==> run.sh <==
#!/bin/bash
# the make line also repeats each setting of config.mk as NAME=value (left out here)
make -C /OpenROAD-flow-scripts/flow DESIGN_CONFIG=/design/flow/config.mk WORK_HOME=/design/flow/orfs CLKGATE_MAP_FILE= finish
==> config.mk <==
export PLATFORM = sky130hd
export DESIGN_NAME = sa_top
export DESIGN_NICKNAME = sa_top
export VERILOG_FILES = /design/flow/design.v
export SDC_FILE = /design/flow/constraint.sdc
export NUM_CORES = 4
export LEC_CHECK = 0
export ABC_AREA = 1
export CAP_MARGIN = 20
export CORE_MARGIN = 2
export CORE_UTILIZATION = 72
export CTS_CLUSTER_DIAMETER = 356
export CTS_CLUSTER_SIZE = 14
export HOLD_SLACK_MARGIN = 0.29
export PLACE_DENSITY = 0.6
export SETUP_SLACK_MARGIN = -0.17
export SLEW_MARGIN = 20
==> constraint.sdc <==
create_clock -name core_clock -period 2.58 [get_ports {clk_i}]
set_input_delay 0.5160 -clock core_clock [delete_from_list [all_inputs] [get_ports {clk_i}]]
set_output_delay 0.5160 -clock core_clock [all_outputs]
set_load 0.01 [all_outputs]
==> design.v <==
module n_delay #(
    parameter  int unsigned Latency    = 1,
    parameter  int unsigned Width      = 8,
    localparam int unsigned LatencyMin = Latency == 0 ? 1 : Latency
) (
    input  logic                        clk_i,
    input  logic                        en_i,
    input  logic                        rst_ni,
    input  logic [           Width-1:0] data_i,
    output logic [           Width-1:0] data_o,
    output logic [LatencyMin*Width-1:0] buffer_o
);
  logic [(Latency+1)-1:0][Width-1:0] buffer_temp;
  assign buffer_temp[0] = data_i;
  assign data_o = buffer_temp[(Latency+1)-1];
  for (genvar n = 0; n < Latency; n++) begin : gen_buffer
    always_ff @(posedge clk_i)
      if (!rst_ni) buffer_temp[n+1] <= '0;
      else if (en_i) buffer_temp[n+1] <= buffer_temp[n];
  end
  if (Latency == 0) assign buffer_o = data_i;
  else if (Latency == 1) assign buffer_o = buffer_temp[0];
  else assign buffer_o = buffer_temp[Latency-1:0];
endmodule
(* use_dsp = "yes" *)
module integer_multiplier #(
    parameter  int unsigned WidthX  = 4,
    parameter  int unsigned WidthK  = 8,
    parameter  int unsigned Latency = 1,
    localparam int unsigned WidthY  = WidthX + WidthK
) (
    input  logic                     clk_i,
    input  logic                     rst_ni,
    input  logic                     en_i,
    input  logic signed [WidthX-1:0] x_i,
    input  logic signed [WidthK-1:0] k_i,
    output logic signed [WidthY-1:0] y_o
);
  logic signed [WidthY-1:0] temp_mul;
  always_ff @(posedge clk_i)
    if (!rst_ni) temp_mul <= '0;
    else if (en_i) temp_mul <= $signed(x_i) * $signed(k_i);
  n_delay #(
      .Latency(Latency - 1),
      .Width  (WidthY)
  ) i_mac_delay (
      .clk_i   (clk_i),
      .en_i    (en_i),
      .rst_ni  (rst_ni),
      .data_i  (temp_mul),
      .data_o  (y_o),
      .buffer_o()
  );
endmodule
(* use_dsp = "yes" *)
module minifloat_multiplier #(
    parameter  int unsigned ExpWidthX   = 4,
    parameter  int unsigned ExpWidthK   = 4,
    parameter  int unsigned ManWidthX   = 3,
    parameter  int unsigned ManWidthK   = 3,
    parameter  int unsigned Latency     = 1,
    localparam int unsigned WidthX      = 1 + ExpWidthX + ManWidthX,
    localparam int unsigned WidthK      = 1 + ExpWidthK + ManWidthK,
    localparam int unsigned ManWidthMax = ((ManWidthX > ManWidthK) ? ManWidthX : ManWidthK),
    localparam int unsigned ExpWidthMax = ((ExpWidthX > ExpWidthK) ? ExpWidthX : ExpWidthK),
    localparam int unsigned WidthY      = 2 * (ManWidthMax + (2 ** ExpWidthMax))
) (
    input  logic                     clk_i,
    input  logic                     rst_ni,
    input  logic                     en_i,
    input  logic        [WidthX-1:0] x_i,
    input  logic        [WidthK-1:0] k_i,
    output logic signed [WidthY-1:0] y_o
);
  logic sign_x, sign_k;
  logic [ExpWidthX-1:0] exp_x;
  logic [ExpWidthK-1:0] exp_k;
  logic [ManWidthX-1:0] man_x;
  logic [ManWidthK-1:0] man_k;
  logic norm_x, norm_k;
  logic [(ManWidthX+1)-1:0] ext_man_x;   
  logic [(ManWidthK+1)-1:0] ext_man_k;   
  logic signed [(ManWidthX-1)+2:0] signed_man_x;   
  logic signed [(ManWidthK-1)+2:0] signed_man_k;   
  logic signed [WidthY-1:0] fixed_product;
  always_comb begin
    {sign_x, exp_x, man_x} = x_i;
    {sign_k, exp_k, man_k} = k_i;
    {norm_x, norm_k} = {|exp_x, |exp_k};
    ext_man_x = {norm_x, man_x};   
    ext_man_k = {norm_k, man_k};   
    signed_man_x = sign_x ? -ext_man_x : ext_man_x;   
    signed_man_k = sign_k ? -ext_man_k : ext_man_k;   
    fixed_product = ($signed(signed_man_x) * $signed(signed_man_k)) <<
        ($unsigned({1'b0, exp_x} + {1'b0, exp_k}) - $unsigned(norm_x) - $unsigned(norm_k));
  end
  logic signed [WidthY-1:0] temp_mul;
  always_ff @(posedge clk_i) begin
    if (!rst_ni) temp_mul <= '0;
    else if (en_i) temp_mul <= fixed_product;
  end
  n_delay #(
      .Latency(Latency - 1),
      .Width  (WidthY)
  ) i_mac_delay (
      .clk_i   (clk_i),
      .en_i    (en_i),
      .rst_ni  (rst_ni),
      .data_i  (temp_mul),
      .data_o  (y_o),
      .buffer_o()
  );
endmodule
module acc #(
    parameter int unsigned WidthX  = 4,
    parameter int unsigned WidthY  = 16,
    parameter int unsigned Latency = 1
) (
    input  logic                     clk_i,
    input  logic                     rst_ni,
    input  logic                     en_i,
    input  logic                     x_valid_i,
    input  logic                     first_i,
    input  logic signed [WidthX-1:0] x_i,
    output logic signed [WidthY-1:0] y_o
);
  logic signed [WidthY-1:0] temp_acc;
  always_ff @(posedge clk_i)
    if (!rst_ni) temp_acc <= '0;
    else if (en_i && x_valid_i) begin
      temp_acc <= WidthY'($signed(x_i)) + $signed(first_i ? WidthY'(0) : temp_acc);
    end
  n_delay #(
      .Latency(Latency - 1),
      .Width  (WidthY)
  ) i_mac_delay (
      .clk_i   (clk_i),
      .en_i    (en_i),
      .rst_ni  (rst_ni),
      .data_i  (temp_acc),
      .data_o  (y_o),
      .buffer_o()
  );
endmodule
module tri_buffer #(
    parameter int unsigned Width = 8,
    parameter int unsigned Size  = 4
) (
    input  logic                       clk_i,
    input  logic                       rst_ni,
    input  logic                       en_i,
    input  logic [Size-1:0][Width-1:0] x_i,
    output logic [Size-1:0][Width-1:0] y_o
);
  logic signed [Size-1:0][Size-1:0][Width-1:0] buffer;  
  assign buffer[0] = x_i;   
  for (genvar row = 1; row < Size; row++) begin : gen_row   
    for (genvar col = row; col < Size; col++) begin : gen_col   
      always_ff @(posedge clk_i)
        if (!rst_ni) buffer[row][col] <= 0;
        else if (en_i) buffer[row][col] <= buffer[row-1][col];
    end
  end
  for (genvar col = 0; col < Size; col++) begin : gen_output   
    assign y_o[col] = buffer[col][col];   
  end
endmodule
module axis_sa #(
    parameter int unsigned LatencyMul = 1,
    parameter int unsigned LatencyAcc = 1,
    parameter int unsigned Rows = 4,
    parameter int unsigned Cols = 8,
    parameter int unsigned WidthY = 16,   
    parameter int unsigned MacType = 0,   
    parameter int unsigned WidthX = 4,
    parameter int unsigned WidthK = 8,
    parameter int unsigned ExpWidthX = 4,
    parameter int unsigned ExpWidthK = 4,
    parameter int unsigned ManWidthX = 3,
    parameter int unsigned ManWidthK = 3,
    parameter int unsigned WidthM = WidthX + WidthK,   
    localparam int unsigned FpWidthX = 1 + ExpWidthX + ManWidthX,
    localparam int unsigned FpWidthK = 1 + ExpWidthK + ManWidthK,
    localparam int unsigned ManWidthMax = ((ManWidthX > ManWidthK) ? ManWidthX : ManWidthK),
    localparam int unsigned ExpWidthMax = ((ExpWidthX > ExpWidthK) ? ExpWidthX : ExpWidthK),
    localparam int unsigned FpWidthM = 2 * (ManWidthMax + (2 ** ExpWidthMax)),
    localparam int unsigned DiagLen = (Rows + Cols) - 1,
    localparam int unsigned ActualWidthX = (MacType == 0) ? WidthX : FpWidthX,
    localparam int unsigned ActualWidthK = (MacType == 0) ? WidthK : FpWidthK,
    localparam int unsigned ActualWidthM = (MacType == 0) ? WidthY : FpWidthM
) (
    input  logic                              clk_i,
    input  logic                              rst_ni,
    input  logic                              s_valid_i,
    input  logic                              s_last_i,
    input  logic                              m_ready_i,
    output logic                              s_ready_o,
    output logic                              m_valid_o,
    output logic                              m_last_o,
    input  logic [Rows-1:0][ActualWidthX-1:0] sx_data_i,
    input  logic [Cols-1:0][ActualWidthK-1:0] sk_data_i,
    output logic [Rows-1:0][      WidthY-1:0] m_data_o
);
  logic en_mac, en_shift;
  logic [Rows-1:0][ActualWidthX-1:0] xi_delayed;
  logic [Cols-1:0][ActualWidthK-1:0] ki_delayed, sk_reversed;
  logic [Rows-1:0][Cols-1:0][ActualWidthX-1:0] xi;
  logic [Rows-1:0][Cols-1:0][ActualWidthK-1:0] ki;
  logic [Rows-1:0][Cols-1:0][ActualWidthM-1:0] mo;
  logic [Rows-1:0][Cols-1:0][WidthY-1:0] ao, ro;
  logic [DiagLen-1:0] r_valid, r_last, r_copy, r_clear, conflict, a_valid, m_first;
  logic [LatencyMul+LatencyAcc+DiagLen-1:0] valid, vlast;
  assign en_mac   = !(|conflict);  
  assign en_shift = r_valid[DiagLen-1] && m_ready_i;   
  logic busy, s_fire;
  assign s_ready_o = en_mac && !busy;
  assign s_fire = s_valid_i && s_ready_o;
  always_ff @(posedge clk_i)
    if (!rst_ni) busy <= 1'b0;
    else if (s_fire && s_last_i) busy <= 1'b1;
    else if (m_valid_o && m_ready_i && m_last_o) busy <= 1'b0;
  for (genvar c = 0; c < Cols; c++) assign sk_reversed[c] = sk_data_i[Cols-1-c];
  tri_buffer #(
      .Width(ActualWidthX),
      .Size (Rows)
  ) i_tri_x (
      .clk_i (clk_i),
      .rst_ni(rst_ni),
      .en_i  (en_mac),
      .x_i   (sx_data_i),
      .y_o   (xi_delayed)
  );
  tri_buffer #(
      .Width(ActualWidthK),
      .Size (Cols)
  ) i_tri_k (
      .clk_i (clk_i),
      .rst_ni(rst_ni),
      .en_i  (en_mac),
      .x_i   (sk_reversed),
      .y_o   (ki_delayed)
  );
  n_delay #(
      .Latency(LatencyMul + LatencyAcc + DiagLen),
      .Width  (1)
  ) i_valid (
      .clk_i   (clk_i),
      .en_i    (en_mac),
      .rst_ni  (rst_ni),
      .data_i  (s_valid_i && !busy),
      .data_o  (),
      .buffer_o(valid)
  );
  n_delay #(
      .Latency(LatencyMul + LatencyAcc + DiagLen),
      .Width  (1)
  ) i_vlast (
      .clk_i   (clk_i),
      .en_i    (en_mac),
      .rst_ni  (rst_ni),
      .data_i  (s_valid_i && !busy && s_last_i),
      .data_o  (),
      .buffer_o(vlast)
  );
  for (genvar r = 0; r < Rows; r++) begin
    for (genvar c = 0; c < Cols; c++) begin
      if (c == 0) assign xi[r][c] = xi_delayed[r];
      else   
        always_ff @(posedge clk_i)
          if (!rst_ni) xi[r][c] <= '0;
          else if (en_mac) xi[r][c] <= xi[r][c-1];
      if (r == 0) assign ki[r][c] = ki_delayed[c];
      else   
        always_ff @(posedge clk_i)
          if (!rst_ni) ki[r][c] <= '0;
          else if (en_mac) ki[r][c] <= ki[r-1][c];
    end
  end
  for (genvar r = 0; r < Rows; r++) begin : MR
    for (genvar c = 0; c < Cols; c++) begin : MC
      if (MacType == 0) begin
        logic signed [WidthM-1:0] mul_y;
        assign mo[r][c] = ActualWidthM'(mul_y);
        integer_multiplier #(
            .WidthX (WidthX),
            .WidthK (WidthK),
            .Latency(LatencyMul)
        ) MUL (
            .clk_i (clk_i),
            .rst_ni(rst_ni),
            .en_i  (en_mac),
            .x_i   (xi[r][c]),
            .k_i   (ki[r][c]),
            .y_o   (mul_y)
        );
      end else begin
        minifloat_multiplier #(
            .ExpWidthX(ExpWidthX),
            .ExpWidthK(ExpWidthK),
            .ManWidthX(ManWidthX),
            .ManWidthK(ManWidthK),
            .Latency  (LatencyMul)
        ) MUL (
            .clk_i (clk_i),
            .rst_ni(rst_ni),
            .en_i  (en_mac),
            .x_i   (xi[r][c]),
            .k_i   (ki[r][c]),
            .y_o   (mo[r][c])
        );
      end
    end
  end
  for (genvar d = 0; d < DiagLen; d++) begin
    always_ff @(posedge clk_i)
      if (!rst_ni) m_first[d] <= 1'b1;
      else if (valid[LatencyMul+d]) m_first[d] <= vlast[LatencyMul+d];
  end
  for (genvar r = 0; r < Rows; r++) begin : AR
    for (genvar c = 0; c < Cols; c++) begin : AC
      localparam d = (r + c);
      acc #(
          .WidthX (ActualWidthM),
          .WidthY (WidthY),
          .Latency(LatencyAcc)
      ) ACC (
          .clk_i    (clk_i),
          .rst_ni   (rst_ni),
          .en_i     (en_mac),
          .x_valid_i(valid[LatencyMul+d]),
          .first_i  (m_first[d]),
          .x_i      (mo[r][c]),
          .y_o      (ao[r][c])
      );
    end
  end
  for (genvar d = 0; d < DiagLen; d++) begin
    if (d == 0) assign r_last[0] = r_valid[0];
    else
      always_ff @(posedge clk_i)
        if (!rst_ni) r_last[d] <= 0;
        else if (en_shift)
          if ((d >= (Cols - 1)) && m_last_o)
            r_last[d] <= 0;   
          else r_last[d] <= r_last[d-1];   
    always_ff @(posedge clk_i)
      if (!rst_ni) a_valid[d] <= 0;
      else if (en_mac) a_valid[d] <= vlast[LatencyMul+LatencyAcc+d-1];
    assign conflict [d] = a_valid[d]  &&  r_valid[d];  
    assign r_copy   [d] = a_valid[d]  && !r_valid[d];  
    assign r_clear[d] = en_shift && r_last[d];   
    always_ff @(posedge clk_i)
      if (!rst_ni) r_valid[d] <= 0;
      else if ((d >= (Cols - 1)) && en_shift && m_last_o)
        r_valid[d] <= 0;   
      else if (r_copy[d]) r_valid[d] <= 1;
      else if (r_clear[d]) r_valid[d] <= 0;
  end
  for (genvar r = 0; r < Rows; r++) begin
    for (genvar c = 0; c < Cols; c++) begin
      if (c == 0) begin
        always_ff @(posedge clk_i)
          if (!rst_ni) ro[r][0] <= '0;
          else if (r_copy[(r + 0)]) ro[r][0] <= ao[r][0];
      end else begin
        always_ff @(posedge clk_i)
          if (!rst_ni) ro[r][c] <= '0;
          else if (r_copy[(r + c)]) ro[r][c] <= ao[r][c];
          else if (en_shift) ro[r][c] <= ro[r][c-1];
      end
    end
  end
  assign m_valid_o = r_valid[DiagLen-1];
  assign m_last_o  = r_last[Cols-1];
  for (genvar r = 0; r < Rows; r++) assign m_data_o[r] = ro[r][Cols-1];
endmodule
module sa_top (
    input  logic          clk_i,
    input  logic          rst_ni,
    input  logic          s_valid_i,
    input  logic          s_last_i,
    input  logic          m_ready_i,
    output logic          s_ready_o,
    output logic          m_valid_o,
    output logic          m_last_o,
    input  logic [ 15:0]  sx_data_i,
    input  logic [ 63:0]  sk_data_i,
    output logic [ 63:0]  m_data_o
);
  axis_sa #(
      .LatencyMul(1),
      .LatencyAcc(1),
      .Rows      (4),
      .Cols      (8),
      .WidthY    (16),
      .MacType   (0),
      .WidthX    (4),
      .WidthK    (8)
  ) i_sa (
      .clk_i    (clk_i),
      .rst_ni   (rst_ni),
      .s_valid_i(s_valid_i),
      .s_last_i (s_last_i),
      .m_ready_i(m_ready_i),
      .s_ready_o(s_ready_o),
      .m_valid_o(m_valid_o),
      .m_last_o (m_last_o),
      .sx_data_i(sx_data_i),
      .sk_data_i(sk_data_i),
      .m_data_o (m_data_o)
  );
endmodule
==> impl_metrics.xml, run 1 <==
<?xml version="1.0" encoding="UTF-8"?>
<metrics>
  <group name="pwr">
    <metric name="switchingPower" unit="mW">16.34</metric>
    <metric name="pwr-share-clk" unit="">0.378</metric>
    <metric name="power_total" unit="mW">62.52</metric>
    <metric name="total_leakage_power" unit="nW">81.73</metric>
    <metric name="power-top-group" unit="">registers</metric>
    <metric name="combinational_cell_power_consumption" unit="mW">6.34</metric>
    <metric name="power.density_cell_area" unit="nW/um^2">386.5</metric>
    <metric name="p_clk" unit="mW">23.6</metric>
    <metric name="ir_worst_vdd" unit="uV">548.1</metric>
    <metric name="sequentialPower" unit="mW">32.6</metric>
    <metric name="sequential_share_of_power" unit="">0.521</metric>
    <metric name="power.share.combinational" unit="">0.101</metric>
    <metric name="share_of_total_power_consumed_by_net_switching" unit="">0.2613</metric>
    <metric name="power_report.internal_total" unit="mW">46.18</metric>
  </group>
  <group name="logic_synthesis">
    <metric name="ys_sh_xor" unit="">0.02590</metric>
    <metric name="synth-simple-area-share" unit="">0.2121</metric>
    <metric name="edff_count_synth" unit="">0</metric>
    <metric name="postSynth.topFlopCell" unit="">sky130_fd_sc_hd__dfxtp_1</metric>
    <metric name="dominant_cell_area_share" unit="">0.2964</metric>
    <metric name="yosys.area.top_type" unit="">sky130_fd_sc_hd__dfxtp_1</metric>
    <metric name="synth-compound-area-share" unit="">0.1692</metric>
    <metric name="syn-mean-instance-area" unit="um^2">6.923</metric>
    <metric name="synth.area.top_cells" unit="">sky130_fd_sc_hd__dfxtp_1 30%, sky130_fd_sc_hd__nand2_1 10%, sky130_fd_sc_hd__ha_1 10%</metric>
    <metric name="syn-instance-count" unit="">19637</metric>
    <metric name="yosysUniqueCellTypes" unit="">35</metric>
    <metric name="synth.yosys.num_cells" unit="">19637</metric>
    <metric name="top_cell_type_by_instance_count_after_synthesis" unit="">sky130_fd_sc_hd__nand2_1</metric>
    <metric name="postSynthNetCount" unit="">21418</metric>
    <metric name="register_bit_count_reported_by_yosys" unit="">2013</metric>
    <metric name="yosys_area" unit="um^2">136000</metric>
    <metric name="list_of_most_frequent_post_synthesis_cells" unit="">3,743 x sky130_fd_sc_hd__nand2_1, 2,826 x sky130_fd_sc_hd__inv_1, 2,358 x sky130_fd_sc_hd__o21ai_0</metric>
    <metric name="postSynth.asyncResetShare" unit="">0</metric>
    <metric name="synth.comb.largest_family" unit="">simple AND/OR/NAND/NOR gates</metric>
    <metric name="syn-cell-area" unit="um^2">136000</metric>
    <metric name="postSynthSeqShare" unit="">0.2964</metric>
    <metric name="yosys_warnings" unit="">9</metric>
    <metric name="synth-adder-area-share" unit="">0.1879</metric>
    <metric name="muxShareOfSynthArea" unit="">0</metric>
  </group>
  <group name="worst_hold_path">
    <metric name="holdCritPathClass" unit="">primary input to register</metric>
    <metric name="holdPathEnd" unit="">i_sa.ki[69]$_SDFFE_PN0N_</metric>
    <metric name="launch_instance_of_the_worst_min_delay_path" unit="">sk_data_i[61]</metric>
    <metric name="hold-path-cell-count" unit="">4</metric>
  </group>
  <group name="cts">
    <metric name="clkLatencyLatePin" unit="ps">870</metric>
    <metric name="tritoncts" unit="">done</metric>
    <metric name="cts_buffers" unit="">161</metric>
    <metric name="cts-htree-levels" unit="">4</metric>
    <metric name="max-clock-path-buffers" unit="">3</metric>
    <metric name="clkSlewWorstSetupHoldPaths" unit="ps">80</metric>
    <metric name="cts-root-buf" unit="">sky130_fd_sc_hd__clkbuf_16</metric>
    <metric name="clock_sink_count" unit="">2013</metric>
  </group>
  <group name="final_timing">
    <metric name="worst_clock_skew" unit="ps">38.59</metric>
    <metric name="timing.final.ws_setup" unit="ps">-1033</metric>
    <metric name="layout_worst_path_cycle_share" unit="">1.400</metric>
    <metric name="finalSetupTns" unit="ps">-178920</metric>
    <metric name="report.final.setup_viol" unit="">411</metric>
    <metric name="rsz_0062_raised_after_global_routing" unit="">true</metric>
    <metric name="min_period" unit="ps">3613</metric>
    <metric name="slew_viol_final" unit="">0</metric>
    <metric name="final-hold-violation-count" unit="">0</metric>
    <metric name="slew-limit-headroom" unit="">0.3907</metric>
    <metric name="worst_hold_slack" unit="ps">225.7</metric>
    <metric name="max_slew.worst_pin.slew" unit="ps">913.9</metric>
    <metric name="max_freq" unit="GHz">0.2768</metric>
  </group>
  <group name="die">
    <metric name="initial_utilization" unit="">0.7247</metric>
    <metric name="floorplan.core_area" unit="um^2">187600</metric>
    <metric name="die_area" unit="um^2">192300</metric>
    <metric name="core.rowCount" unit="">159</metric>
    <metric name="fp.dieH" unit="um">438.5</metric>
    <metric name="die.size.x" unit="um">438.5</metric>
    <metric name="io_pins" unit="">152</metric>
  </group>
  <group name="place">
    <metric name="preCtsSetupSlack" unit="ps">-1388</metric>
    <metric name="placed_cells_incl_taps" unit="">22871</metric>
    <metric name="place.port_buffers" unit="">151</metric>
    <metric name="hpwlAfterDp" unit="um">305800</metric>
    <metric name="final_weighted_congestion_in_routability_driven_placement" unit="">0.9868</metric>
    <metric name="placement.cell_area" unit="um^2">151400</metric>
  </group>
  <group name="route">
    <metric name="vias" unit="">140242</metric>
    <metric name="detailedRoute.firstPassIterationCount" unit="">17</metric>
    <metric name="wire_per_inst" unit="um">19.82</metric>
    <metric name="postRouteAntennaNets" unit="">0</metric>
    <metric name="route.final.wire_length" unit="um">459000</metric>
    <metric name="route.detailed.vias_per_inst" unit="">6.054</metric>
    <metric name="route.detailed.drc" unit="">0</metric>
    <metric name="dr.first_iter.drc_count" unit="">16080</metric>
  </group>
  <group name="critical_path">
    <metric name="ff2ff_setup_slack" unit="ps">-1030</metric>
    <metric name="crit_path_end_kind" unit="">register</metric>
    <metric name="slowest_stage" unit="">sky130_fd_sc_hd__fa_1</metric>
    <metric name="crit_path_cell_trace" unit="">inv_2 &gt; or2_4 &gt; fa_1 &gt; fa_1 &gt; inv_2 &gt; fa_2 &gt; ha_4 &gt; inv_2 &gt; fa_2 &gt; o21ai_4 &gt; nand2_1 &gt; nand2_2 &gt; inv_1 &gt; nand2_1 &gt; nand3_1 &gt; nand2_1 &gt; inv_1</metric>
    <metric name="setup.worst_path.start_class" unit="">register</metric>
    <metric name="timing.critical_path.depth" unit="">17</metric>
    <metric name="crit_path_launch" unit="">i_sa.xi[123]$_SDFFE_PN0N_</metric>
    <metric name="rr_worst_depth" unit="">17</metric>
    <metric name="worstSetupPathType" unit="">register to register</metric>
    <metric name="cp-endpoint" unit="">i_sa.MR[3].MC[6].genblk1.MUL.temp_mul[11]$_SDFFE_PN0N_</metric>
    <metric name="critical_path.max_stage_delay" unit="ps">550</metric>
    <metric name="regToRegStartpoint" unit="">i_sa.xi[123]$_SDFFE_PN0N_</metric>
    <metric name="cpLargestDelayFamily" unit="">adder cells</metric>
    <metric name="critical_path.max_fanout" unit="">3</metric>
    <metric name="worst-endpoint-required" unit="ps">3340</metric>
    <metric name="crit_arrival" unit="ps">4380</metric>
    <metric name="cp.buffers_inverters" unit="">5</metric>
    <metric name="timing.rr.end" unit="">i_sa.MR[3].MC[6].genblk1.MUL.temp_mul[11]$_SDFFE_PN0N_</metric>
  </group>
  <group name="flow_run">
    <metric name="maxCapViolations" unit="">0</metric>
    <metric name="tool_warnings" unit="">35</metric>
  </group>
  <group name="grt">
    <metric name="grt_max_degree" unit="">180</metric>
    <metric name="grt_pass1_vias" unit="">132761</metric>
    <metric name="antenna_found_initial" unit="">15</metric>
    <metric name="grt_remaining_overflow" unit="">0</metric>
    <metric name="grt_pass1_wl" unit="um">679400</metric>
    <metric name="overall_fraction_of_global_route_tracks_in_use" unit="">0.4351</metric>
  </group>
  <group name="cells_and_area">
    <metric name="fillers" unit="">10658</metric>
    <metric name="nets" unit="">22409</metric>
    <metric name="postLayoutCellArea" unit="um^2">161800</metric>
    <metric name="stdcell_count" unit="">23164</metric>
    <metric name="area_growth" unit="%">18.98</metric>
    <metric name="area.combinational" unit="um^2">87300</metric>
    <metric name="area.sequential" unit="um^2">40410</metric>
    <metric name="post-route-util" unit="">0.8622</metric>
  </group>
  <group name="status">
    <metric name="run_status" unit="">complete, but fails checks</metric>
    <metric name="layout_violations" unit="">negative setup slack</metric>
  </group>
</metrics>
## timing repair
action	CTS	global route
pin swaps	351	387
endpoints found under the setup margin	273	289
gates resized	487	612
endpoints found under the hold margin	143	4
hold buffers	16	4
buffers inserted	61	81
## metal layers
layer,global-route usage,routed length [um],up-vias
met5,0,68,-
li1,-,-,64569
met4,0.3191,40880,10
met2,0.7222,210500,8558
met1,0.5088,162800,64701
met3,0.07165,44740,2404
## final cells by class
class | count | share of cell area
Inverter | 2853 | 0.06695
Timing Repair Buffer | 1776 | 0.09678
Tap cell | 2495 | 0.01930
Sequential cell | 2013 | 0.2498
Multi-Input combinational cell | 13823 | 0.5397
Clock buffer | 190 | 0.02703
Antenna cell | 11 | 0.0001702
Clock inverter | 3 | 0.0001856
==> run 2, diff against run 1 <==
- ABC_AREA: 1 -> not set
- CELL_PAD_IN_SITES_GLOBAL_PLACEMENT: not set -> 0
- CORE_ASPECT_RATIO: not set -> 1.14
- CORE_UTILIZATION: 72 -> 58
- CTS_CLUSTER_DIAMETER: 356 -> not set
- CTS_CLUSTER_SIZE: 14 -> not set
- HOLD_SLACK_MARGIN: 0.29 -> not set
- MAX_ROUTING_LAYER: not set -> met5
- PLACE_DENSITY: 0.6 -> not set
- SETUP_SLACK_MARGIN: -0.17 -> not set
- clock period: 2.58 -> 4.71 ns (I/O delays scaled with it)
==> run 2 against run 1 <==
The run now finishes clean. Cell area down 12%. Critical path depth down 2. Sequential cell count unchanged. Cell count down 18%. Clock skew up 2.1 ps. Total power down 39%. Sequential share of layout area up 3.4 points. Hold slack better by 230 ps. Via count down 22%. Critical path type unchanged. Highest routed layer unchanged.
==> impl_metrics.xml, run 2 <==
<?xml version="1.0" encoding="UTF-8"?>
<metrics>
  <group name="place">
    <metric name="final_weighted_congestion_in_routability_driven_placement" unit="">0.9191</metric>
    <metric name="placement.cell_area" unit="um^2">134100</metric>
    <metric name="place.port_buffers" unit="">151</metric>
    <metric name="hpwlAfterDp" unit="um">267600</metric>
  </group>
  <group name="logic_synthesis">
    <metric name="dominant_cell_area_share" unit="">0.3074</metric>
    <metric name="edff_count_synth" unit="">0</metric>
    <metric name="syn-mean-instance-area" unit="um^2">8.062</metric>
    <metric name="synth.comb.largest_family" unit="">simple AND/OR/NAND/NOR gates</metric>
    <metric name="synth.area.top_cells" unit="">sky130_fd_sc_hd__dfxtp_1 31%, sky130_fd_sc_hd__ha_1 11%, sky130_fd_sc_hd__nand2_1 11%</metric>
    <metric name="postSynth.asyncResetShare" unit="">0</metric>
    <metric name="register_bit_count_reported_by_yosys" unit="">2013</metric>
    <metric name="synth-compound-area-share" unit="">0.1625</metric>
    <metric name="yosys_warnings" unit="">9</metric>
    <metric name="muxShareOfSynthArea" unit="">0.004686</metric>
    <metric name="synth.yosys.num_cells" unit="">16260</metric>
    <metric name="synth-simple-area-share" unit="">0.2337</metric>
    <metric name="synth-adder-area-share" unit="">0.1949</metric>
    <metric name="list_of_most_frequent_post_synthesis_cells" unit="">3,719 x sky130_fd_sc_hd__nand2_1, 2,013 x sky130_fd_sc_hd__dfxtp_1, 1,690 x sky130_fd_sc_hd__a21oi_1</metric>
    <metric name="ys_sh_xor" unit="">0.04176</metric>
    <metric name="postSynthSeqShare" unit="">0.3074</metric>
    <metric name="syn-instance-count" unit="">16260</metric>
    <metric name="postSynth.topFlopCell" unit="">sky130_fd_sc_hd__dfxtp_1</metric>
    <metric name="yosys_area" unit="um^2">131100</metric>
    <metric name="top_cell_type_by_instance_count_after_synthesis" unit="">sky130_fd_sc_hd__nand2_1</metric>
    <metric name="syn-cell-area" unit="um^2">131100</metric>
    <metric name="yosysUniqueCellTypes" unit="">84</metric>
    <metric name="yosys.area.top_type" unit="">sky130_fd_sc_hd__dfxtp_1</metric>
    <metric name="postSynthNetCount" unit="">18041</metric>
  </group>
  <group name="flow_run">
    <metric name="maxCapViolations" unit="">0</metric>
    <metric name="tool_warnings" unit="">74</metric>
  </group>
  <group name="pwr">
    <metric name="power.share.combinational" unit="">0.051</metric>
    <metric name="switchingPower" unit="mW">9.040</metric>
    <metric name="p_clk" unit="mW">18.5</metric>
    <metric name="power.density_cell_area" unit="nW/um^2">267.6</metric>
    <metric name="power-top-group" unit="">the clock network</metric>
    <metric name="sequential_share_of_power" unit="">0.463</metric>
    <metric name="combinational_cell_power_consumption" unit="mW">1.92</metric>
    <metric name="sequentialPower" unit="mW">17.6</metric>
    <metric name="total_leakage_power" unit="nW">59.34</metric>
    <metric name="share_of_total_power_consumed_by_net_switching" unit="">0.2380</metric>
    <metric name="pwr-share-clk" unit="">0.487</metric>
    <metric name="ir_worst_vdd" unit="uV">382.5</metric>
    <metric name="power_report.internal_total" unit="mW">28.94</metric>
  </group>
  <group name="critical_path">
    <metric name="worst-endpoint-required" unit="ps">5500</metric>
    <metric name="cpLargestDelayFamily" unit="">adder cells</metric>
    <metric name="critical_path.max_fanout" unit="">11</metric>
    <metric name="crit_arrival" unit="ps">5140</metric>
    <metric name="cp.buffers_inverters" unit="">1</metric>
    <metric name="crit_top_cell" unit="">sky130_fd_sc_hd__fa_1</metric>
    <metric name="ff2ff_setup_slack" unit="ps">360</metric>
    <metric name="crit_path_end_kind" unit="">register</metric>
    <metric name="crit_path_launch" unit="">i_sa.xi[119]$_SDFFE_PN0N_</metric>
    <metric name="setup.worst_path.start_class" unit="">register</metric>
    <metric name="slowest_stage" unit="">sky130_fd_sc_hd__dfxtp_1</metric>
    <metric name="rr_worst_depth" unit="">15</metric>
    <metric name="worstSetupPathType" unit="">register to register</metric>
    <metric name="timing.critical_path.depth" unit="">15</metric>
    <metric name="cp-endpoint" unit="">i_sa.MR[3].MC[5].genblk1.MUL.temp_mul[11]$_SDFFE_PN0N_</metric>
    <metric name="critical_path.max_stage_delay" unit="ps">570</metric>
    <metric name="timing.rr.end" unit="">i_sa.MR[3].MC[5].genblk1.MUL.temp_mul[11]$_SDFFE_PN0N_</metric>
    <metric name="crit_path_cell_trace" unit="">nand2b_1 &gt; fa_1 &gt; fa_1 &gt; inv_1 &gt; fa_1 &gt; ha_1 &gt; fa_1 &gt; a21o_1 &gt; a21oi_1 &gt; o21bai_1 &gt; a21oi_1 &gt; o21bai_1 &gt; a21oi_1 &gt; xnor2_1 &gt; a211oi_1</metric>
    <metric name="regToRegStartpoint" unit="">i_sa.xi[119]$_SDFFE_PN0N_</metric>
  </group>
  <group name="cts">
    <metric name="cts-root-buf" unit="">sky130_fd_sc_hd__clkbuf_16</metric>
    <metric name="postCtsResizedCells" unit="">0</metric>
    <metric name="cts-htree-levels" unit="">4</metric>
    <metric name="postCtsHoldBufs" unit="">0</metric>
    <metric name="post-cts-setup-buffers" unit="">0</metric>
    <metric name="cts_buffers" unit="">219</metric>
    <metric name="max-clock-path-buffers" unit="">3</metric>
    <metric name="clock_sink_count" unit="">2013</metric>
    <metric name="clkLatencyLatePin" unit="ps">900</metric>
    <metric name="tritoncts" unit="">done</metric>
    <metric name="clkSlewWorstSetupHoldPaths" unit="ps">60</metric>
  </group>
  <group name="route">
    <metric name="postRouteAntennaNets" unit="">0</metric>
    <metric name="detailedRoute.firstPassIterationCount" unit="">8</metric>
    <metric name="wire_per_inst" unit="um">19.03</metric>
    <metric name="dr.first_iter.drc_count" unit="">7264</metric>
    <metric name="vias" unit="">109764</metric>
    <metric name="route.detailed.vias_per_inst" unit="">5.769</metric>
    <metric name="route.detailed.drc" unit="">0</metric>
    <metric name="route.final.wire_length" unit="um">362100</metric>
  </group>
  <group name="worst_hold_path">
    <metric name="holdPathEnd" unit="">i_sa.i_tri_k.buffer[254]$_SDFFE_PN0N_</metric>
    <metric name="holdCritPathClass" unit="">register to register</metric>
    <metric name="launch_instance_of_the_worst_min_delay_path" unit="">i_sa.i_tri_k.buffer[254]$_SDFFE_PN0N_</metric>
    <metric name="hold-path-cell-count" unit="">2</metric>
  </group>
  <group name="final_timing">
    <metric name="finalSetupTns" unit="ps">0</metric>
    <metric name="min_period" unit="ps">4348</metric>
    <metric name="slew-limit-headroom" unit="">0.2766</metric>
    <metric name="max_freq" unit="GHz">0.2300</metric>
    <metric name="worst_clock_skew" unit="ps">40.66</metric>
    <metric name="final-hold-violation-count" unit="">0</metric>
    <metric name="rsz_0062_raised_after_global_routing" unit="">false</metric>
    <metric name="max_slew.worst_pin.slew" unit="ps">1084</metric>
    <metric name="slew_viol_final" unit="">0</metric>
    <metric name="layout_worst_path_cycle_share" unit="">0.9232</metric>
    <metric name="report.final.setup_viol" unit="">0</metric>
  </group>
  <group name="die">
    <metric name="initial_utilization" unit="">0.5825</metric>
    <metric name="io_pins" unit="">152</metric>
    <metric name="fp.dieH" unit="um">511.6</metric>
    <metric name="floorplan.core_area" unit="um^2">225000</metric>
    <metric name="die.size.x" unit="um">449.3</metric>
    <metric name="die_area" unit="um^2">229800</metric>
    <metric name="core.rowCount" unit="">186</metric>
  </group>
  <group name="grt">
    <metric name="grt_max_degree" unit="">185</metric>
    <metric name="antenna_found_initial" unit="">11</metric>
    <metric name="overall_fraction_of_global_route_tracks_in_use" unit="">0.3079</metric>
    <metric name="grt_remaining_overflow" unit="">0</metric>
    <metric name="grt_pass1_wl" unit="um">578200</metric>
    <metric name="grt_pass1_vias" unit="">107306</metric>
  </group>
  <group name="status">
    <metric name="run_status" unit="">timing/DRC/antenna clean</metric>
  </group>
  <group name="cells_and_area">
    <metric name="nets" unit="">17605</metric>
    <metric name="postLayoutCellArea" unit="um^2">141900</metric>
    <metric name="area_growth" unit="%">8.260</metric>
    <metric name="fillers" unit="">20000</metric>
  </group>
</metrics>
run 2: metrics by stage:
stage                     setup slack (ps)  hold WS, ps    util  total power [mW]  instances
after detailed placement            -431.6        446.4  0.5958             19.87      18611
after CTS                            377.5        409.4  0.6305             38.29      19018
after floorplan                      316.8        432.1       -             19.15      16260
final                                361.8        454.3  0.6306             37.98      19027
after global routing                 104.8        460.3  0.6305             39.15      19020
after global placement              -463.1        442.6  0.5958             19.83      18611
run 2: per-layer routing:
layer  wire length (um)  up-vias  track usage
li1                   -    53825            -
met1             155000    52852       0.3889
met2             176700     2493       0.5358
met3              15700      588      0.03261
met4              14630        6       0.1237
met5                 46        -            0
run 2: cell type report:
type	instances	area [um^2]	share of cell area
clock buffer	312	6371	0.04489
tap	3008	3764	0.02652
sequential	2013	40310	0.2840
clock inverter	95	1426	0.01005
multi-input combinational	12474	83680	0.5896
antenna	9	22.52	0.0001587
inverter	782	2943	0.02074
timing repair buffer	334	3403	0.02398
==> run 3, diff against run 2 <==
- CELL_PAD_IN_SITES_GLOBAL_PLACEMENT: 0 -> 3
- CORE_ASPECT_RATIO: 1.14 -> 0.72
- CORE_MARGIN: 2 -> 4
- CORE_UTILIZATION: 58 -> 15
- CTS_CLUSTER_SIZE: not set -> 86
- GPL_ROUTABILITY_DRIVEN: not set -> 0
- HOLD_SLACK_MARGIN: not set -> 0.07
- MAX_ROUTING_LAYER: met5 -> met4
- MIN_ROUTING_LAYER: not set -> met2
- SLEW_MARGIN: 20 -> 10
- TNS_END_PERCENT: not set -> 35
- clock period: 4.71 -> 3.25 ns (I/O delays scaled with it)
==> run 3 against run 2 <==
The layout now fails its checks (negative setup slack). Non-clock buffer count is 1301 higher. Fmax grew 12%. Via count rose by 46%. Core utilization is 44 points lower. Clock skew grew 77 ps. Synthesized cell count unchanged. Largest cell class unchanged. Highest routed layer is now met4.
==> impl_metrics.xml, run 3 <==
<?xml version="1.0" encoding="UTF-8"?>
<metrics>
  <group name="logic_synthesis">
    <metric name="synth-simple-area-share" unit="">0.2337</metric>
    <metric name="postSynth.asyncResetShare" unit="">0</metric>
    <metric name="syn-cell-area" unit="um^2">131100</metric>
    <metric name="yosys.area.top_type" unit="">sky130_fd_sc_hd__dfxtp_1</metric>
    <metric name="postSynthSeqShare" unit="">0.3074</metric>
    <metric name="top_cell_type_by_instance_count_after_synthesis" unit="">sky130_fd_sc_hd__nand2_1</metric>
    <metric name="postSynth.topFlopCell" unit="">sky130_fd_sc_hd__dfxtp_1</metric>
    <metric name="edff_count_synth" unit="">0</metric>
    <metric name="postSynthNetCount" unit="">18041</metric>
    <metric name="synth-adder-area-share" unit="">0.1949</metric>
    <metric name="synth.area.top_cells" unit="">sky130_fd_sc_hd__dfxtp_1 31%, sky130_fd_sc_hd__ha_1 11%, sky130_fd_sc_hd__nand2_1 11%</metric>
    <metric name="register_bit_count_reported_by_yosys" unit="">2013</metric>
    <metric name="synth.comb.largest_family" unit="">simple AND/OR/NAND/NOR gates</metric>
    <metric name="yosys_area" unit="um^2">131100</metric>
    <metric name="syn-instance-count" unit="">16260</metric>
    <metric name="dominant_cell_area_share" unit="">0.3074</metric>
    <metric name="yosys_warnings" unit="">9</metric>
    <metric name="list_of_most_frequent_post_synthesis_cells" unit="">3,719 x sky130_fd_sc_hd__nand2_1, 2,013 x sky130_fd_sc_hd__dfxtp_1, 1,690 x sky130_fd_sc_hd__a21oi_1</metric>
    <metric name="muxShareOfSynthArea" unit="">0.004686</metric>
    <metric name="synth-compound-area-share" unit="">0.1625</metric>
    <metric name="syn-mean-instance-area" unit="um^2">8.062</metric>
    <metric name="synth.yosys.num_cells" unit="">16260</metric>
    <metric name="yosysUniqueCellTypes" unit="">84</metric>
    <metric name="ys_sh_xor" unit="">0.04176</metric>
  </group>
  <group name="pwr">
    <metric name="sequential_share_of_power" unit="">0.407</metric>
    <metric name="power.density_cell_area" unit="nW/um^2">370.5</metric>
    <metric name="share_of_total_power_consumed_by_net_switching" unit="">0.2733</metric>
    <metric name="pwr-share-clk" unit="">0.529</metric>
    <metric name="sequentialPower" unit="mW">25.4</metric>
    <metric name="power-top-group" unit="">the clock network</metric>
    <metric name="power.share.combinational" unit="">0.064</metric>
    <metric name="total_leakage_power" unit="nW">67.39</metric>
    <metric name="power_report.internal_total" unit="mW">45.44</metric>
    <metric name="switchingPower" unit="mW">17.09</metric>
    <metric name="combinational_cell_power_consumption" unit="mW">4.00</metric>
    <metric name="ir_worst_vdd" unit="uV">352.8</metric>
    <metric name="p_clk" unit="mW">33.1</metric>
  </group>
  <group name="status">
    <metric name="layout_violations" unit="">negative setup slack</metric>
    <metric name="run_status" unit="">complete, but fails checks</metric>
  </group>
  <group name="die">
    <metric name="fp.dieH" unit="um">801.2</metric>
    <metric name="die_area" unit="um^2">889100</metric>
    <metric name="floorplan.core_area" unit="um^2">871700</metric>
    <metric name="initial_utilization" unit="">0.1504</metric>
    <metric name="die.size.x" unit="um">1110</metric>
    <metric name="core.rowCount" unit="">291</metric>
    <metric name="io_pins" unit="">152</metric>
  </group>
  <group name="place">
    <metric name="placement.cell_area" unit="um^2">155400</metric>
    <metric name="place.port_buffers" unit="">151</metric>
    <metric name="hpwlAfterDp" unit="um">403000</metric>
    <metric name="preCtsSetupSlack" unit="ps">-1424</metric>
  </group>
  <group name="route">
    <metric name="route.final.wire_length" unit="um">541500</metric>
    <metric name="postRouteAntennaNets" unit="">0</metric>
    <metric name="route.detailed.vias_per_inst" unit="">5.510</metric>
    <metric name="route.detailed.drc" unit="">0</metric>
    <metric name="vias" unit="">159761</metric>
    <metric name="detailedRoute.firstPassIterationCount" unit="">12</metric>
    <metric name="wire_per_inst" unit="um">18.68</metric>
    <metric name="dr.first_iter.drc_count" unit="">13130</metric>
  </group>
  <group name="grt">
    <metric name="overall_fraction_of_global_route_tracks_in_use" unit="">0.1849</metric>
    <metric name="grt_pass1_wl" unit="um">789400</metric>
    <metric name="grt_max_degree" unit="">98</metric>
    <metric name="grt_pass1_vias" unit="">182874</metric>
    <metric name="antenna_found_initial" unit="">1</metric>
    <metric name="grt_remaining_overflow" unit="">0</metric>
  </group>
  <group name="final_timing">
    <metric name="max_freq" unit="GHz">0.2578</metric>
    <metric name="rsz_0062_raised_after_global_routing" unit="">true</metric>
    <metric name="max_slew.worst_pin.slew" unit="ps">1000</metric>
    <metric name="final-hold-violation-count" unit="">0</metric>
    <metric name="slew-limit-headroom" unit="">0.3333</metric>
    <metric name="worst_clock_skew" unit="ps">118.1</metric>
    <metric name="layout_worst_path_cycle_share" unit="">1.193</metric>
    <metric name="min_period" unit="ps">3878</metric>
    <metric name="timing.final.ws_setup" unit="ps">-628.2</metric>
    <metric name="report.final.setup_viol" unit="">167</metric>
    <metric name="slew_viol_final" unit="">0</metric>
  </group>
  <group name="critical_path">
    <metric name="crit_path_cell_trace" unit="">nand2_4 &gt; fa_1 &gt; fa_1 &gt; inv_1 &gt; fa_1 &gt; ha_2 &gt; inv_2 &gt; fa_2 &gt; nor2b_2 &gt; o21ai_2 &gt; a21boi_2 &gt; o21ai_2 &gt; a21oi_2 &gt; o21a_1 &gt; or3_4 &gt; a311oi_2</metric>
    <metric name="regToRegStartpoint" unit="">i_sa.xi[53]$_SDFFE_PN0N_</metric>
    <metric name="critical_path.max_stage_delay" unit="ps">490</metric>
    <metric name="ff2ff_setup_slack" unit="ps">-630</metric>
    <metric name="slowest_stage" unit="">sky130_fd_sc_hd__fa_1</metric>
    <metric name="critical_path.max_fanout" unit="">2</metric>
    <metric name="crit_path_launch" unit="">i_sa.xi[53]$_SDFFE_PN0N_</metric>
    <metric name="crit_top_cell" unit="">sky130_fd_sc_hd__fa_1</metric>
    <metric name="rr_worst_depth" unit="">16</metric>
    <metric name="cpLargestDelayFamily" unit="">adder cells</metric>
    <metric name="cp.buffers_inverters" unit="">2</metric>
    <metric name="worst-endpoint-required" unit="ps">4110</metric>
    <metric name="cp-endpoint" unit="">i_sa.MR[1].MC[5].genblk1.MUL.temp_mul[11]$_SDFFE_PN0N_</metric>
    <metric name="crit_path_end_kind" unit="">register</metric>
    <metric name="worstSetupPathType" unit="">register to register</metric>
    <metric name="crit_arrival" unit="ps">4740</metric>
    <metric name="timing.rr.end" unit="">i_sa.MR[1].MC[5].genblk1.MUL.temp_mul[11]$_SDFFE_PN0N_</metric>
    <metric name="setup.worst_path.start_class" unit="">register</metric>
    <metric name="timing.critical_path.depth" unit="">16</metric>
  </group>
  <group name="cts">
    <metric name="cts-root-buf" unit="">sky130_fd_sc_hd__clkbuf_16</metric>
    <metric name="clkLatencyLatePin" unit="ps">1000</metric>
    <metric name="clock_sink_count" unit="">2013</metric>
    <metric name="clkSlewWorstSetupHoldPaths" unit="ps">70</metric>
    <metric name="max-clock-path-buffers" unit="">4</metric>
    <metric name="tritoncts" unit="">done</metric>
    <metric name="cts-htree-levels" unit="">5</metric>
    <metric name="cts_buffers" unit="">273</metric>
  </group>
  <group name="worst_hold_path">
    <metric name="launch_instance_of_the_worst_min_delay_path" unit="">sx_data_i[1]</metric>
    <metric name="holdCritPathClass" unit="">primary input to register</metric>
    <metric name="holdPathEnd" unit="">i_sa.xi[5]$_SDFFE_PN0N_</metric>
    <metric name="hold-path-cell-count" unit="">4</metric>
  </group>
  <group name="flow_run">
    <metric name="maxCapViolations" unit="">0</metric>
    <metric name="tool_warnings" unit="">29</metric>
  </group>
  <group name="cells_and_area">
    <metric name="nets" unit="">18960</metric>
    <metric name="postLayoutCellArea" unit="um^2">168800</metric>
    <metric name="area_growth" unit="%">28.77</metric>
  </group>
</metrics>
[run 3: timing repair]
action	in CTS	in global routing
pin swaps	252	310
resized	319	432
setup endpoints to repair	167	291
endpoints found under the hold margin	1	0
hold buffers	1	0
setup buffers	76	64
[run 3: final cells by class]
class / instances / area (um^2)
Clock inverter: 93 / 1464
Timing Repair Buffer: 1635 / 14380
Multi-Input combinational cell: 12474 / 87050
Antenna cell: 34 / 85.08
Fill cell: 97729 / 702900
Clock buffer: 389 / 7860
Sequential cell: 2013 / 40520
Inverter: 782 / 2947
Tap cell: 11573 / 14480
[run 3: layer usage]
metal | track usage | vias up | routed length, um
met1 | - | 57338 | 0
met5 | - | - | 0
met2 | 0.1696 | 44761 | 235300
met4 | 0.01449 | 0 | 15450
met3 | 0.3106 | 1532 | 290800
li1 | - | 56130 | -
[run 3: through the flow]
stage / hold slack, ps / setup TNS (ps) / cells / total power, mW / util
after global placement: 444.2 / -59870 / 28373 / 29.73 / 0.1783
final: 176.0 / -42650 / 28993 / 62.53 / 0.1937
after global routing: 177.8 / -80510 / 28964 / 64.51 / 0.1936
after CTS: 106.3 / -44690 / 28923 / 62.60 / 0.1909
after detailed placement: 442.0 / -60850 / 28373 / 29.69 / 0.1783
after floorplan: 421.7 / -22840 / 16260 / 27.81 / -
==> run 4, diff against run 3 <==
- CELL_PAD_IN_SITES_GLOBAL_PLACEMENT: 3 -> not set
- CORE_ASPECT_RATIO: 0.72 -> not set
- CORE_MARGIN: 4 -> 2
- CORE_UTILIZATION: 15 -> 72
- CTS_CLUSTER_DIAMETER: not set -> 27
- CTS_CLUSTER_SIZE: 86 -> not set
- GPL_ROUTABILITY_DRIVEN: 0 -> not set
- HOLD_SLACK_MARGIN: 0.07 -> not set
- MAX_ROUTING_LAYER: met4 -> not set
- MIN_ROUTING_LAYER: met2 -> not set
- PLACE_DENSITY: not set -> 0.6
- SETUP_SLACK_MARGIN: not set -> 0.49
- SLEW_MARGIN: 10 -> 20
- TNS_END_PERCENT: 35 -> not set
- clock period: 3.25 -> 3.43 ns (I/O delays scaled with it)
==> run 4 against run 3 <==
Still fails the layout checks on negative setup slack. Sequential cell count is the same. Fmax down 5.2%. Sequential power down 5%. Die area decreased by 79%. Via count down 20%. Clock power is 42% higher. Sequential share of layout area rose by 0.96 points. Combinational power fell by 11%.
==> impl_metrics.xml, run 4 <==
<?xml version="1.0" encoding="UTF-8"?>
<metrics>
  <group name="status">
    <metric name="run_status" unit="">complete, but fails checks</metric>
    <metric name="layout_violations" unit="">negative setup slack</metric>
  </group>
  <group name="grt">
    <metric name="grt_remaining_overflow" unit="">0</metric>
    <metric name="antenna_found_initial" unit="">13</metric>
    <metric name="grt_pass1_vias" unit="">125484</metric>
    <metric name="grt_max_degree" unit="">150</metric>
    <metric name="overall_fraction_of_global_route_tracks_in_use" unit="">0.4299</metric>
    <metric name="grt_pass1_wl" unit="um">651300</metric>
  </group>
  <group name="final_timing">
    <metric name="max_slew.worst_pin.slew" unit="ps">1142</metric>
    <metric name="slew_viol_final" unit="">0</metric>
    <metric name="layout_worst_path_cycle_share" unit="">1.193</metric>
    <metric name="max_freq" unit="GHz">0.2443</metric>
    <metric name="final-hold-violation-count" unit="">0</metric>
    <metric name="rsz_0062_raised_after_global_routing" unit="">true</metric>
    <metric name="report.final.setup_viol" unit="">131</metric>
    <metric name="slew-limit-headroom" unit="">0.2383</metric>
    <metric name="min_period" unit="ps">4093</metric>
    <metric name="worst_hold_slack" unit="ps">73.04</metric>
    <metric name="worst_clock_skew" unit="ps">50.10</metric>
    <metric name="timing.final.ws_setup" unit="ps">-662.5</metric>
    <metric name="finalSetupTns" unit="ps">-31010</metric>
  </group>
  <group name="critical_path">
    <metric name="slowest_stage" unit="">sky130_fd_sc_hd__fa_1</metric>
    <metric name="cpLargestDelayFamily" unit="">adder cells</metric>
    <metric name="cp-endpoint" unit="">i_sa.MR[2].MC[1].genblk1.MUL.temp_mul[11]$_SDFFE_PN0N_</metric>
    <metric name="worstSetupPathType" unit="">register to register</metric>
    <metric name="critical_path.max_fanout" unit="">2</metric>
    <metric name="worst-endpoint-required" unit="ps">4320</metric>
    <metric name="rr_worst_depth" unit="">16</metric>
    <metric name="crit_path_launch" unit="">i_sa.ki[136]$_SDFFE_PN0N_</metric>
    <metric name="critical_path.max_stage_delay" unit="ps">560</metric>
    <metric name="timing.critical_path.depth" unit="">16</metric>
    <metric name="timing.rr.end" unit="">i_sa.MR[2].MC[1].genblk1.MUL.temp_mul[11]$_SDFFE_PN0N_</metric>
    <metric name="cp.buffers_inverters" unit="">2</metric>
    <metric name="regToRegStartpoint" unit="">i_sa.ki[136]$_SDFFE_PN0N_</metric>
    <metric name="crit_path_cell_trace" unit="">nand2b_4 &gt; fa_1 &gt; fa_1 &gt; inv_2 &gt; fa_2 &gt; ha_4 &gt; inv_2 &gt; fa_2 &gt; nor2b_1 &gt; o21ai_1 &gt; a21boi_2 &gt; o21ai_2 &gt; a21oi_2 &gt; o21a_1 &gt; or3_4 &gt; a311oi_2</metric>
    <metric name="crit_path_end_kind" unit="">register</metric>
    <metric name="setup.worst_path.start_class" unit="">register</metric>
    <metric name="ff2ff_setup_slack" unit="ps">-660</metric>
    <metric name="crit_arrival" unit="ps">4980</metric>
  </group>
  <group name="logic_synthesis">
    <metric name="synth.comb.largest_family" unit="">simple AND/OR/NAND/NOR gates</metric>
    <metric name="syn-cell-area" unit="um^2">131100</metric>
    <metric name="register_bit_count_reported_by_yosys" unit="">2013</metric>
    <metric name="list_of_most_frequent_post_synthesis_cells" unit="">3,719 x sky130_fd_sc_hd__nand2_1, 2,013 x sky130_fd_sc_hd__dfxtp_1, 1,690 x sky130_fd_sc_hd__a21oi_1</metric>
    <metric name="synth.area.top_cells" unit="">sky130_fd_sc_hd__dfxtp_1 31%, sky130_fd_sc_hd__ha_1 11%, sky130_fd_sc_hd__nand2_1 11%</metric>
    <metric name="ys_sh_xor" unit="">0.04176</metric>
    <metric name="edff_count_synth" unit="">0</metric>
    <metric name="yosys_area" unit="um^2">131100</metric>
    <metric name="postSynth.asyncResetShare" unit="">0</metric>
    <metric name="yosys.area.top_type" unit="">sky130_fd_sc_hd__dfxtp_1</metric>
    <metric name="syn-instance-count" unit="">16260</metric>
    <metric name="synth-adder-area-share" unit="">0.1949</metric>
    <metric name="yosys_warnings" unit="">9</metric>
    <metric name="synth-compound-area-share" unit="">0.1625</metric>
    <metric name="dominant_cell_area_share" unit="">0.3074</metric>
    <metric name="postSynthSeqShare" unit="">0.3074</metric>
    <metric name="postSynthNetCount" unit="">18041</metric>
    <metric name="syn-mean-instance-area" unit="um^2">8.062</metric>
    <metric name="yosysUniqueCellTypes" unit="">84</metric>
    <metric name="top_cell_type_by_instance_count_after_synthesis" unit="">sky130_fd_sc_hd__nand2_1</metric>
    <metric name="postSynth.topFlopCell" unit="">sky130_fd_sc_hd__dfxtp_1</metric>
    <metric name="synth.yosys.num_cells" unit="">16260</metric>
    <metric name="muxShareOfSynthArea" unit="">0.004686</metric>
    <metric name="synth-simple-area-share" unit="">0.2337</metric>
  </group>
  <group name="cts">
    <metric name="clkLatencyLatePin" unit="ps">1030</metric>
    <metric name="clock_sink_count" unit="">2013</metric>
    <metric name="clkSlewWorstSetupHoldPaths" unit="ps">50</metric>
    <metric name="cts_buffers" unit="">474</metric>
    <metric name="postCtsHoldBufs" unit="">0</metric>
    <metric name="tritoncts" unit="">done</metric>
    <metric name="max-clock-path-buffers" unit="">4</metric>
    <metric name="cts-root-buf" unit="">sky130_fd_sc_hd__clkbuf_16</metric>
    <metric name="cts-htree-levels" unit="">5</metric>
  </group>
  <group name="route">
    <metric name="wire_per_inst" unit="um">22.54</metric>
    <metric name="route.detailed.vias_per_inst" unit="">6.523</metric>
    <metric name="detailedRoute.firstPassIterationCount" unit="">14</metric>
    <metric name="postRouteAntennaNets" unit="">0</metric>
    <metric name="route.final.wire_length" unit="um">444000</metric>
    <metric name="route.detailed.drc" unit="">0</metric>
    <metric name="dr.first_iter.drc_count" unit="">15216</metric>
    <metric name="vias" unit="">128474</metric>
  </group>
  <group name="cells_and_area">
    <metric name="nets" unit="">18706</metric>
    <metric name="postLayoutCellArea" unit="um^2">162400</metric>
    <metric name="area_growth" unit="%">23.86</metric>
    <metric name="stdcell_count" unit="">19697</metric>
    <metric name="post-route-util" unit="">0.8984</metric>
    <metric name="fillers" unit="">8057</metric>
  </group>
  <group name="pwr">
    <metric name="pwr-share-clk" unit="">0.630</metric>
    <metric name="share_of_total_power_consumed_by_net_switching" unit="">0.2322</metric>
    <metric name="power.density_cell_area" unit="nW/um^2">460.3</metric>
    <metric name="power_report.internal_total" unit="mW">57.39</metric>
    <metric name="power_total" unit="mW">74.74</metric>
    <metric name="p_clk" unit="mW">47.1</metric>
    <metric name="power.share.combinational" unit="">0.047</metric>
    <metric name="power-top-group" unit="">the clock network</metric>
    <metric name="sequential_share_of_power" unit="">0.322</metric>
    <metric name="switchingPower" unit="mW">17.35</metric>
    <metric name="combinational_cell_power_consumption" unit="mW">3.54</metric>
    <metric name="sequentialPower" unit="mW">24.1</metric>
    <metric name="total_leakage_power" unit="nW">68.86</metric>
    <metric name="ir_worst_vdd" unit="uV">611.4</metric>
  </group>
  <group name="flow_run">
    <metric name="maxCapViolations" unit="">0</metric>
    <metric name="tool_warnings" unit="">59</metric>
  </group>
  <group name="die">
    <metric name="io_pins" unit="">152</metric>
    <metric name="initial_utilization" unit="">0.7253</metric>
    <metric name="core.rowCount" unit="">156</metric>
    <metric name="floorplan.core_area" unit="um^2">180700</metric>
    <metric name="die.size.x" unit="um">430.7</metric>
    <metric name="fp.dieH" unit="um">430.7</metric>
    <metric name="die_area" unit="um^2">185500</metric>
  </group>
  <group name="place">
    <metric name="placed_cells_incl_taps" unit="">18566</metric>
    <metric name="hpwlAfterDp" unit="um">267500</metric>
    <metric name="placement.cell_area" unit="um^2">139300</metric>
    <metric name="final_weighted_congestion_in_routability_driven_placement" unit="">0.9453</metric>
    <metric name="preCtsSetupSlack" unit="ps">-1106</metric>
    <metric name="place.port_buffers" unit="">151</metric>
  </group>
  <group name="worst_hold_path">
    <metric name="holdPathEnd" unit="">i_sa.m_first[5]$_SDFFE_PN1P_</metric>
    <metric name="holdCritPathClass" unit="">primary input to register</metric>
    <metric name="launch_instance_of_the_worst_min_delay_path" unit="">rst_ni</metric>
    <metric name="hold-path-cell-count" unit="">2</metric>
  </group>
</metrics>
==> run 4: layer usage <==
metal	routed length, um	track usage
met2	205100	0.7167
met4	36680	0.2824
met3	44300	0.07695
met1	157800	0.5094
met5	86	0
==> run 4: what timing repair did <==
item	in CTS	in global routing
pin swaps	325	394
gates resized	465	515
cloned	0	3
setup buffers	140	110
setup endpoints to repair	309	430
==> run 4: final cells by class <==
cell class                 instances  area, um^2  area share
multi-input combinational      12474       88240      0.5434
sequential                      2013       40530      0.2496
clock buffer                     580       12950     0.07975
timing repair buffer            1180       10910     0.06716
clock inverter                   294        3822     0.02354
tap                             2370        2965     0.01826
inverter                         782        2948     0.01815
antenna                            4       10.01  0.00006165
==> run 5, diff against run 4 <==
- CELL_PAD_IN_SITES_DETAIL_PLACEMENT: not set -> 2
- CELL_PAD_IN_SITES_GLOBAL_PLACEMENT: not set -> 2
- CORE_ASPECT_RATIO: not set -> 1.14
- CORE_MARGIN: 2 -> 3
- CORE_UTILIZATION: 72 -> 47
- CTS_CLUSTER_DIAMETER: 27 -> not set
- CTS_CLUSTER_SIZE: not set -> 42
- HOLD_SLACK_MARGIN: not set -> -0.01
- MAX_ROUTING_LAYER: not set -> met4
- PLACE_DENSITY: 0.6 -> 0.56
- SETUP_SLACK_MARGIN: 0.49 -> not set
- SLEW_MARGIN: 20 -> 0
- clock period: 3.43 -> 6.91 ns (I/O delays scaled with it)
==> run 5 against run 4 <==
The run now finishes clean. Count of clock-buffer cells in the layout shrank 256. Non-clock buffer count shrank 920. Synthesized cell count is the same. Cell area shrank 13%. Highest routed layer is now met4.
==> impl_metrics.xml, run 5 <==
<?xml version="1.0" encoding="UTF-8"?>
<metrics>
  <group name="status">
    <metric name="run_status" unit="">timing/DRC/antenna clean</metric>
  </group>
  <group name="die">
    <metric name="initial_utilization" unit="">0.4735</metric>
    <metric name="die.size.x" unit="um">500.6</metric>
    <metric name="io_pins" unit="">152</metric>
    <metric name="fp.dieH" unit="um">569.9</metric>
    <metric name="core.rowCount" unit="">206</metric>
  </group>
  <group name="grt">
    <metric name="grt_pass1_vias" unit="">137781</metric>
    <metric name="grt_max_degree" unit="">204</metric>
    <metric name="antenna_found_initial" unit="">20</metric>
    <metric name="overall_fraction_of_global_route_tracks_in_use" unit="">0.3860</metric>
    <metric name="grt_remaining_overflow" unit="">0</metric>
  </group>
  <group name="route">
    <metric name="route.detailed.vias_per_inst" unit="">6.115</metric>
    <metric name="route.detailed.drc" unit="">0</metric>
    <metric name="detailedRoute.firstPassIterationCount" unit="">6</metric>
    <metric name="vias" unit="">119925</metric>
    <metric name="postRouteAntennaNets" unit="">0</metric>
    <metric name="dr.first_iter.drc_count" unit="">7825</metric>
    <metric name="route.final.wire_length" unit="um">548000</metric>
  </group>
  <group name="final_timing">
    <metric name="worst_clock_skew" unit="ps">74.75</metric>
    <metric name="slew_viol_final" unit="">0</metric>
    <metric name="report.final.setup_viol" unit="">0</metric>
    <metric name="slew-limit-headroom" unit="">0.1753</metric>
    <metric name="finalSetupTns" unit="ps">0</metric>
    <metric name="max_freq" unit="GHz">0.1886</metric>
    <metric name="final-hold-violation-count" unit="">0</metric>
    <metric name="layout_worst_path_cycle_share" unit="">0.7671</metric>
    <metric name="max_slew.worst_pin.slew" unit="ps">1237</metric>
  </group>
  <group name="critical_path">
    <metric name="crit_path_end_kind" unit="">output port</metric>
    <metric name="worst-endpoint-required" unit="ps">5530</metric>
    <metric name="slowest_stage" unit="">sky130_fd_sc_hd__a22oi_1</metric>
    <metric name="ff2ff_setup_slack" unit="ps">1940</metric>
    <metric name="cpLargestDelayFamily" unit="">simple AND/OR/NAND/NOR gates</metric>
    <metric name="crit_path_cell_trace" unit="">a22oi_1 &gt; nand2_1 &gt; or3_4 &gt; nor2_1 &gt; clkdlybuf4s50_1</metric>
    <metric name="crit_path_launch" unit="">i_sa.a_valid[3]$_SDFFE_PN0N_</metric>
    <metric name="critical_path.max_fanout" unit="">25</metric>
    <metric name="cp-endpoint" unit="">s_ready_o</metric>
    <metric name="worstSetupPathType" unit="">register to output port</metric>
    <metric name="timing.critical_path.depth" unit="">5</metric>
    <metric name="cp.buffers_inverters" unit="">1</metric>
    <metric name="crit_arrival" unit="ps">3920</metric>
    <metric name="regToRegStartpoint" unit="">i_sa.xi[70]$_SDFFE_PN0N_</metric>
    <metric name="timing.rr.end" unit="">i_sa.MR[2].MC[1].genblk1.MUL.temp_mul[11]$_SDFFE_PN0N_</metric>
    <metric name="critical_path.max_stage_delay" unit="ps">750</metric>
    <metric name="setup.worst_path.start_class" unit="">register</metric>
    <metric name="rr_worst_depth" unit="">16</metric>
  </group>
  <group name="logic_synthesis">
    <metric name="dominant_cell_area_share" unit="">0.3074</metric>
    <metric name="synth.comb.largest_family" unit="">simple AND/OR/NAND/NOR gates</metric>
    <metric name="yosys.area.top_type" unit="">sky130_fd_sc_hd__dfxtp_1</metric>
    <metric name="postSynth.topFlopCell" unit="">sky130_fd_sc_hd__dfxtp_1</metric>
    <metric name="syn-instance-count" unit="">16260</metric>
    <metric name="syn-mean-instance-area" unit="um^2">8.062</metric>
    <metric name="yosys_warnings" unit="">9</metric>
    <metric name="ys_sh_xor" unit="">0.04176</metric>
    <metric name="register_bit_count_reported_by_yosys" unit="">2013</metric>
    <metric name="top_cell_type_by_instance_count_after_synthesis" unit="">sky130_fd_sc_hd__nand2_1</metric>
    <metric name="postSynthSeqShare" unit="">0.3074</metric>
    <metric name="synth-simple-area-share" unit="">0.2337</metric>
    <metric name="synth-adder-area-share" unit="">0.1949</metric>
    <metric name="edff_count_synth" unit="">0</metric>
    <metric name="list_of_most_frequent_post_synthesis_cells" unit="">3,719 x sky130_fd_sc_hd__nand2_1, 2,013 x sky130_fd_sc_hd__dfxtp_1, 1,690 x sky130_fd_sc_hd__a21oi_1</metric>
    <metric name="synth.area.top_cells" unit="">sky130_fd_sc_hd__dfxtp_1 31%, sky130_fd_sc_hd__ha_1 11%, sky130_fd_sc_hd__nand2_1 11%</metric>
    <metric name="yosys_area" unit="um^2">131100</metric>
    <metric name="synth-compound-area-share" unit="">0.1625</metric>
    <metric name="postSynth.asyncResetShare" unit="">0</metric>
    <metric name="yosysUniqueCellTypes" unit="">84</metric>
    <metric name="syn-cell-area" unit="um^2">131100</metric>
  </group>
  <group name="cts">
    <metric name="postCtsResizedCells" unit="">0</metric>
    <metric name="cts-htree-levels" unit="">4</metric>
    <metric name="clock_sink_count" unit="">2013</metric>
    <metric name="post-cts-setup-buffers" unit="">0</metric>
    <metric name="cts-root-buf" unit="">sky130_fd_sc_hd__clkbuf_16</metric>
    <metric name="clkSlewWorstSetupHoldPaths" unit="ps">70</metric>
    <metric name="clkLatencyLatePin" unit="ps">970</metric>
    <metric name="cts_buffers" unit="">235</metric>
    <metric name="max-clock-path-buffers" unit="">4</metric>
  </group>
  <group name="worst_hold_path">
    <metric name="hold-path-cell-count" unit="">2</metric>
    <metric name="holdPathEnd" unit="">i_sa.MR[1].MC[7].genblk1.MUL.temp_mul[8]$_SDFFE_PN0N_</metric>
    <metric name="holdCritPathClass" unit="">register to register</metric>
    <metric name="launch_instance_of_the_worst_min_delay_path" unit="">i_sa.MR[1].MC[7].genblk1.MUL.temp_mul[8]$_SDFFE_PN0N_</metric>
  </group>
  <group name="pwr">
    <metric name="sequential_share_of_power" unit="">0.451</metric>
    <metric name="power.share.combinational" unit="">0.054</metric>
    <metric name="power_report.internal_total" unit="mW">19.75</metric>
    <metric name="p_clk" unit="mW">13.2</metric>
    <metric name="sequentialPower" unit="mW">12.0</metric>
    <metric name="switchingPower" unit="mW">6.902</metric>
    <metric name="ir_worst_vdd" unit="uV">239.2</metric>
    <metric name="combinational_cell_power_consumption" unit="mW">1.45</metric>
    <metric name="pwr-share-clk" unit="">0.494</metric>
    <metric name="share_of_total_power_consumed_by_net_switching" unit="">0.2590</metric>
    <metric name="total_leakage_power" unit="nW">58.98</metric>
    <metric name="power-top-group" unit="">the clock network</metric>
    <metric name="power.density_cell_area" unit="nW/um^2">187.6</metric>
  </group>
  <group name="place">
    <metric name="final_weighted_congestion_in_routability_driven_placement" unit="">0.8738</metric>
    <metric name="placement.cell_area" unit="um^2">134200</metric>
    <metric name="place.port_buffers" unit="">151</metric>
    <metric name="hpwlAfterDp" unit="um">352200</metric>
  </group>
  <group name="flow_run">
    <metric name="tool_warnings" unit="">101</metric>
    <metric name="maxCapViolations" unit="">0</metric>
  </group>
  <group name="cells_and_area">
    <metric name="nets" unit="">17547</metric>
    <metric name="postLayoutCellArea" unit="um^2">142100</metric>
    <metric name="area_growth" unit="%">8.378</metric>
    <metric name="fillers" unit="">29989</metric>
  </group>
</metrics>
==> run 5: metrics by stage <==
stage	util	total power, mW	setup WS, ps	std cells	hold WS [ps]
2_1_floorplan	-	13.05	2077	16260	432.1
3_3_place_gp	0.4847	13.54	784.3	19167	439.1
3_5_place_dp	0.4847	13.64	798.5	19168	452.6
4_1_cts	0.5130	26.77	1564	19593	461.6
5_1_grt	0.5132	27.38	1376	19609	481.4
6_report	0.5132	26.65	1609	19612	462.4
==> run 5: metal layers <==
| layer | global-route usage | share of wire | vias to the layer above |
|---|---|---|---|
| met2 | 0.6891 | 0.51 | 3212 |
| met4 | 0.2107 | 0.063 | 0 |
| met5 | - | 0 | - |
| li1 | - | - | 53597 |
| met1 | 0.4166 | 0.38 | 61533 |
| met3 | 0.04485 | 0.040 | 1583 |
==> run 5: cell type report <==
cell class | instances | area (um^2) | share of cell area
diodes | 18 | 45.04 | 0.0003170
clock buffers | 324 | 6748 | 0.04750
clock inverters | 101 | 1087 | 0.007653
inverters | 782 | 2943 | 0.02071
multi-input cells | 12474 | 83680 | 0.5890
flip-flops and latches | 2013 | 40310 | 0.2837
well taps | 3640 | 4554 | 0.03206
repair buffers | 260 | 2709 | 0.01907
Power figures rest on the tool's default switching activity, not on a simulated workload.
